==> inputs of run a <==
==> flow/design.v <==
module lab1 #
(
	parameter WIDTHIN = 16,		 
	parameter WIDTHOUT = 32,	 
	parameter [WIDTHIN-1:0] A0 = 16'b01_00000000000000,  
	parameter [WIDTHIN-1:0] A1 = 16'b01_00000000000000,  
	parameter [WIDTHIN-1:0] A2 = 16'b00_10000000000000,  
	parameter [WIDTHIN-1:0] A3 = 16'b00_00101010101010,  
	parameter [WIDTHIN-1:0] A4 = 16'b00_00001010101010,  
	parameter [WIDTHIN-1:0] A5 = 16'b00_00000010001000   
)
(
	input clk,
	input reset,	
	input i_valid,
	input i_ready,
	output o_valid,
	output o_ready,
	input [WIDTHIN-1:0] i_x,
	output [WIDTHOUT-1:0] o_y
);
logic [WIDTHIN-1:0] x;	 
logic [WIDTHOUT-1:0] y_Q;	 
logic valid_Q1;		 
logic valid_Q2;		 
logic valid_Q3;
logic valid_Q4;
logic valid_Q5;
logic valid_Q6;
logic valid_Q7;
logic [WIDTHOUT-1:0] ans;	
logic enable;
logic [WIDTHOUT-1:0] m0_out;  
logic [31:0] m0_res; 
logic [WIDTHOUT-1:0] a0_out;  
logic [WIDTHOUT-1:0] m1_out;  
logic [47:0] m1_res;
logic [WIDTHOUT-1:0] a1_out;  
logic [WIDTHOUT-1:0] m2_out;  
logic [47:0] m2_res; 
logic [WIDTHOUT-1:0] a2_out;  
logic [WIDTHOUT-1:0] m3_out;  
logic [47:0] m3_res;
logic [WIDTHOUT-1:0] a3_out;  
logic [WIDTHOUT-1:0] m4_out;  
logic [47:0] m4_res;
logic [WIDTHOUT-1:0] a4_out;  
logic [WIDTHOUT-1:0] y_D;
logic [15:0] A5_reg;
logic [31:0] A4_reg;
logic [31:0] A3_reg;
logic [31:0] A2_reg;
logic [31:0] A1_reg;
logic [31:0] A0_reg;
logic [WIDTHIN-1:0] x1;
logic [WIDTHIN-1:0] x2;
logic [WIDTHIN-1:0] x3;
logic [WIDTHIN-1:0] x4;
logic [WIDTHOUT-1:0] F1;
logic [WIDTHOUT-1:0] F2;
logic [WIDTHOUT-1:0] F3;
logic [WIDTHOUT-1:0] F4;
always_comb begin
		m0_res = A5_reg * x;
		m0_out = {3'b000, m0_res [31:3]};
		a0_out = m0_out + A4_reg;
		m1_res = F4 * x4;
		m1_out = m1_res[45:14];
		a1_out = m1_out + A3_reg;
		m2_res = F3 * x3;
		m2_out = m2_res[45:14];
		a2_out = m2_out + A2_reg;
		m3_res = F2 * x2;
		m3_out = m3_res[45:14];
		a3_out = m3_out + A1_reg;
		m4_res = F1 * x1;
		m4_out = m4_res[45:14];
		a4_out = m4_out + A0_reg ;
		enable = i_ready;
end
always @(posedge clk) begin
if (enable) begin
		A5_reg <= A5;
		A4_reg <= {5'b00000, A4, 11'b00000000000};
   	F4 <= a0_out;
		x4 <= x;
		A3_reg <= {5'b00000, A3, 11'b00000000000};
		F3 <= a1_out;
		x3 <= x4;
		A2_reg <= {5'b00000, A2, 11'b00000000000};
		F2 <= a2_out;
		x2 <= x3;
		A1_reg <= {5'b00000, A1, 11'b00000000000};
   	F1 <= a3_out;
		x1 <= x2;
		A0_reg <= {5'b00000, A0, 11'b00000000000};
end		
end
always_ff @(posedge clk or posedge reset) begin
	if (reset) begin
		valid_Q1 <= 1'b0;
		valid_Q2 <= 1'b0;
		valid_Q3 <= 1'b0;
		valid_Q4 <= 1'b0;
		valid_Q5 <= 1'b0;
		valid_Q6 <= 1'b0;
		x <= 0;
		y_Q <= 0;
	end 
	else if (enable) begin
		valid_Q1 <= i_valid;
		valid_Q2 <= valid_Q1;
		valid_Q3 <= valid_Q2;
		valid_Q4 <= valid_Q3;
		valid_Q5 <= valid_Q4;
		valid_Q6 <= valid_Q5;
		x <= i_x;
		y_Q <= y_D;
	end
end
assign y_D = a4_out;
assign o_y = y_Q;
assign o_ready = i_ready;   		
assign o_valid = valid_Q6 & i_ready;	
endmodule
==> flow/run.sh <==
#!/bin/bash
# the make line also repeats each setting of config.mk as NAME=value (left out here)
make -C /OpenROAD-flow-scripts/flow DESIGN_CONFIG=/design/flow/config.mk WORK_HOME=/design/flow/orfs CLKGATE_MAP_FILE= finish
==> flow/config.mk <==
export PLATFORM = sky130hd
export DESIGN_NAME = lab1
export DESIGN_NICKNAME = lab1
export VERILOG_FILES = /design/flow/design.v
export SDC_FILE = /design/flow/constraint.sdc
export NUM_CORES = 4
export LEC_CHECK = 0
export CAP_MARGIN = 10
export CORE_MARGIN = 2
export CORE_UTILIZATION = 72
export CTS_CLUSTER_DIAMETER = 79
export CTS_CLUSTER_SIZE = 25
export MAX_ROUTING_LAYER = met4
export SETUP_SLACK_MARGIN = -0.47
export SLEW_MARGIN = 40
==> flow/constraint.sdc <==
create_clock -name core_clock -period 6.55 [get_ports {clk}]
set_input_delay 1.3100 -clock core_clock [delete_from_list [all_inputs] [get_ports {clk}]]
set_output_delay 1.3100 -clock core_clock [all_outputs]
set_load 0.01 [all_outputs]
==> inputs of run b, as changes to run a <==
- ABC_AREA: not set -> 0
- CAP_MARGIN: 10 -> 20
- CELL_PAD_IN_SITES_DETAIL_PLACEMENT: not set -> 1
- CELL_PAD_IN_SITES_GLOBAL_PLACEMENT: not set -> 1
- CORE_ASPECT_RATIO: not set -> 0.81
- CORE_UTILIZATION: 72 -> 30
- CTS_CLUSTER_DIAMETER: 79 -> not set
- CTS_CLUSTER_SIZE: 25 -> not set
- GPL_ROUTABILITY_DRIVEN: not set -> 0
- MAX_ROUTING_LAYER: met4 -> not set
- PLACE_DENSITY_LB_ADDON: not set -> 0.07
- SETUP_SLACK_MARGIN: -0.47 -> -0.18
- SLEW_MARGIN: 40 -> 5
- TNS_END_PERCENT: not set -> 5
==> flow/constraint.sdc (replaced) <==
create_clock -name core_clock -period 7.82 [get_ports {clk}]
set_input_delay 1.5640 -clock core_clock [delete_from_list [all_inputs] [get_ports {clk}]]
set_output_delay 1.5640 -clock core_clock [all_outputs]
set_load 0.01 [all_outputs]
==> inputs of run c, as changes to run a <==
- CAP_MARGIN: 10 -> 20
- CTS_CLUSTER_DIAMETER: 79 -> 272
- CTS_CLUSTER_SIZE: 25 -> 34
- MAX_ROUTING_LAYER: met4 -> not set
- PLACE_DENSITY: not set -> 0.95
- SETUP_SLACK_MARGIN: -0.47 -> -0.51
- SLEW_MARGIN: 40 -> 20
==> flow/constraint.sdc (replaced) <==
create_clock -name core_clock -period 4.99 [get_ports {clk}]
set_input_delay 0.9980 -clock core_clock [delete_from_list [all_inputs] [get_ports {clk}]]
set_output_delay 0.9980 -clock core_clock [all_outputs]
set_load 0.01 [all_outputs]
==> inputs of run d, as changes to run a <==
- CAP_MARGIN: 10 -> 20
- CORE_UTILIZATION: 72 -> 40
- CTS_CLUSTER_DIAMETER: 79 -> not set
- CTS_CLUSTER_SIZE: 25 -> not set
- MAX_ROUTING_LAYER: met4 -> not set
- SETUP_SLACK_MARGIN: -0.47 -> not set
- SLEW_MARGIN: 40 -> 20
==> flow/constraint.sdc (replaced) <==
create_clock -name core_clock -period 7.83 [get_ports {clk}]
set_input_delay 1.5660 -clock core_clock [delete_from_list [all_inputs] [get_ports {clk}]]
set_output_delay 1.5660 -clock core_clock [all_outputs]
set_load 0.01 [all_outputs]
==> qor summary <==
Number of nets with antenna violations after detailed routing: run b 0; run d 0; run c -; run a 0
Crit path required time: run b 8120 ps; run d 8320 ps; run c -; run a 6910 ps
Floorplan Utilization: run b 0.302; run d 0.401; run c 0.726; run a 0.726
Run status: run b complete, no violations; run d complete, no violations; run c aborted with a tool error; run a failed layout checks
Last stage reached: run b -; run d -; run c global routing; run a -
Violated checks: run b -; run d -; run c -; run a negative setup slack
Vias per std cell: run b 4.56; run d 5.01; run c -; run a 5.68
DR pass1 iterations: run b 5; run d 5; run c -; run a 8
Cell depth of the worst flop-to-flop path: run b 29; run d 26; run c -; run a 29
Worst setup timing slack at the placement stage: run b -94.2 ps; run d 151 ps; run c -2530 ps; run a -868 ps
Crit path kind: run b reg -> reg; run d reg -> reg; run c -; run a reg -> reg
Count of plain and timing-repair buffers: run b 449; run d 399; run c -; run a 968
Transition time of the tightest slew-check pin: run b 1070 ps; run d 939 ps; run c -; run a 923 ps
Area used by sequential logic in the layout: run b 6580 um^2; run d 6580 um^2; run c -; run a 6580 um^2
Max-slew headroom: run b 0.283; run d 0.374; run c -; run a 0.385
Type of origin of the critical path: run b register; run d register; run c -; run a register
Fin. max-slew vios: run b 0; run d 0; run c -; run a 0
Number of OpenROAD warnings: run b 36; run d 36; run c -; run a 40
Final TNS setup: run b 0 ps; run d 0 ps; run c -; run a -14,770 ps
Worst Hold End: run b valid_Q2; run d x4[3]; run c -; run a x4[2]

* * *

==> job 5840: inputs <==
RTL: the design.v shown in full above, as it stands there.
==> flow/config.mk <==
export PLATFORM = sky130hd
export DESIGN_NAME = lab1
export DESIGN_NICKNAME = lab1
export VERILOG_FILES = /design/flow/design.v
export SDC_FILE = /design/flow/constraint.sdc
export NUM_CORES = 4
export LEC_CHECK = 0
export CAP_MARGIN = 20
export CORE_MARGIN = 2
export CORE_UTILIZATION = 72
export CTS_CLUSTER_DIAMETER = 213
export PLACE_DENSITY_LB_ADDON = 0.0
export SETUP_SLACK_MARGIN = 2.0
export SLEW_MARGIN = 20
==> flow/constraint.sdc <==
create_clock -name core_clock -period 6.92 [get_ports {clk}]
set_input_delay 1.3840 -clock core_clock [delete_from_list [all_inputs] [get_ports {clk}]]
set_output_delay 1.3840 -clock core_clock [all_outputs]
set_load 0.01 [all_outputs]
run.sh (not shown) runs the stock make flow with config.mk's settings and CLKGATE_MAP_FILE=.
==> job 3612: changes against job 5840 <==
--- a/flow/config.mk
+++ b/flow/config.mk
@@ -8,7 +8,5 @@
 export CAP_MARGIN = 20
 export CORE_MARGIN = 2
-export CORE_UTILIZATION = 72
-export CTS_CLUSTER_DIAMETER = 213
-export PLACE_DENSITY_LB_ADDON = 0.0
-export SETUP_SLACK_MARGIN = 2.0
+export CORE_UTILIZATION = 40
+export SETUP_SLACK_MARGIN = 2.28
 export SLEW_MARGIN = 20
==> flow/constraint.sdc (replaced) <==
create_clock -name core_clock -period 7.83 [get_ports {clk}]
set_input_delay 1.5660 -clock core_clock [delete_from_list [all_inputs] [get_ports {clk}]]
set_output_delay 1.5660 -clock core_clock [all_outputs]
set_load 0.01 [all_outputs]
==> job 4213: changes against job 5840 <==
==> flow/config.mk (replaced) <==
export PLATFORM = sky130hd
export DESIGN_NAME = lab1
export DESIGN_NICKNAME = lab1
export VERILOG_FILES = /design/flow/design.v
export SDC_FILE = /design/flow/constraint.sdc
export NUM_CORES = 4
export LEC_CHECK = 0
export CAP_MARGIN = 10
export CORE_MARGIN = 2
export CORE_UTILIZATION = 72
export CTS_CLUSTER_SIZE = 37
export SLEW_MARGIN = 20
==> flow/constraint.sdc (replaced) <==
create_clock -name core_clock -period 6.45 [get_ports {clk}]
set_input_delay 1.2900 -clock core_clock [delete_from_list [all_inputs] [get_ports {clk}]]
set_output_delay 1.2900 -clock core_clock [all_outputs]
set_load 0.01 [all_outputs]
==> results <==
Result of the run: job 4213 finished with violations; job 3612 complete, no violations; job 5840 finished with violations
Layout check failures: job 4213 setup timing; job 3612 -; job 5840 setup timing
Critical path data required time: job 4213 6.93 ns; job 3612 8.14 ns; job 5840 7.28 ns
Routed wire per std cell: job 4213 20.8 um; job 3612 18.3 um; job 5840 24.5 um
Signal arrival time at the worst endpoint: job 4213 7.64 ns; job 3612 7.44 ns; job 5840 8.26 ns
Die x size: job 4213 303 um; job 3612 405 um; job 5840 303 um
Number of antenna violations at the first check in global routing: job 4213 4; job 3612 3; job 5840 21
Final routed wirelength across all metal layers: job 4213 185000 um; job 3612 175000 um; job 5840 214000 um
Maximum fanout along the worst path: job 4213 5; job 3612 5; job 5840 7
Global-route met3 utilization: job 4213 0.0702; job 3612 0.0262; job 5840 0.111
Post-DP Area: job 4213 72700 um^2; job 3612 68400 um^2; job 5840 70500 um^2
Worst-Margin Slew: job 4213 0.875 ns; job 3612 1.15 ns; job 5840 1.11 ns
Critical path launch point: job 4213 x1[2]; job 3612 x3[13]; job 5840 x4[4]
Post-CTS Setup Inserts: job 4213 103; job 3612 458; job 5840 225
Worst hold-check slack: job 4213 0.505 ns; job 3612 0.502 ns; job 5840 0.507 ns
Final setup violation count: job 4213 50; job 3612 0; job 5840 51
Worst-case register-to-register setup slack: job 4213 -0.71 ns; job 3612 0.70 ns; job 5840 -0.97 ns
Inserted Clock Buffers: job 4213 29; job 3612 30; job 5840 30
Via count of the first global-routing pass: job 4213 55400; job 3612 51700; job 5840 56800
Final worst path period need: job 4213 7.16 ns; job 3612 7.13 ns; job 5840 7.89 ns
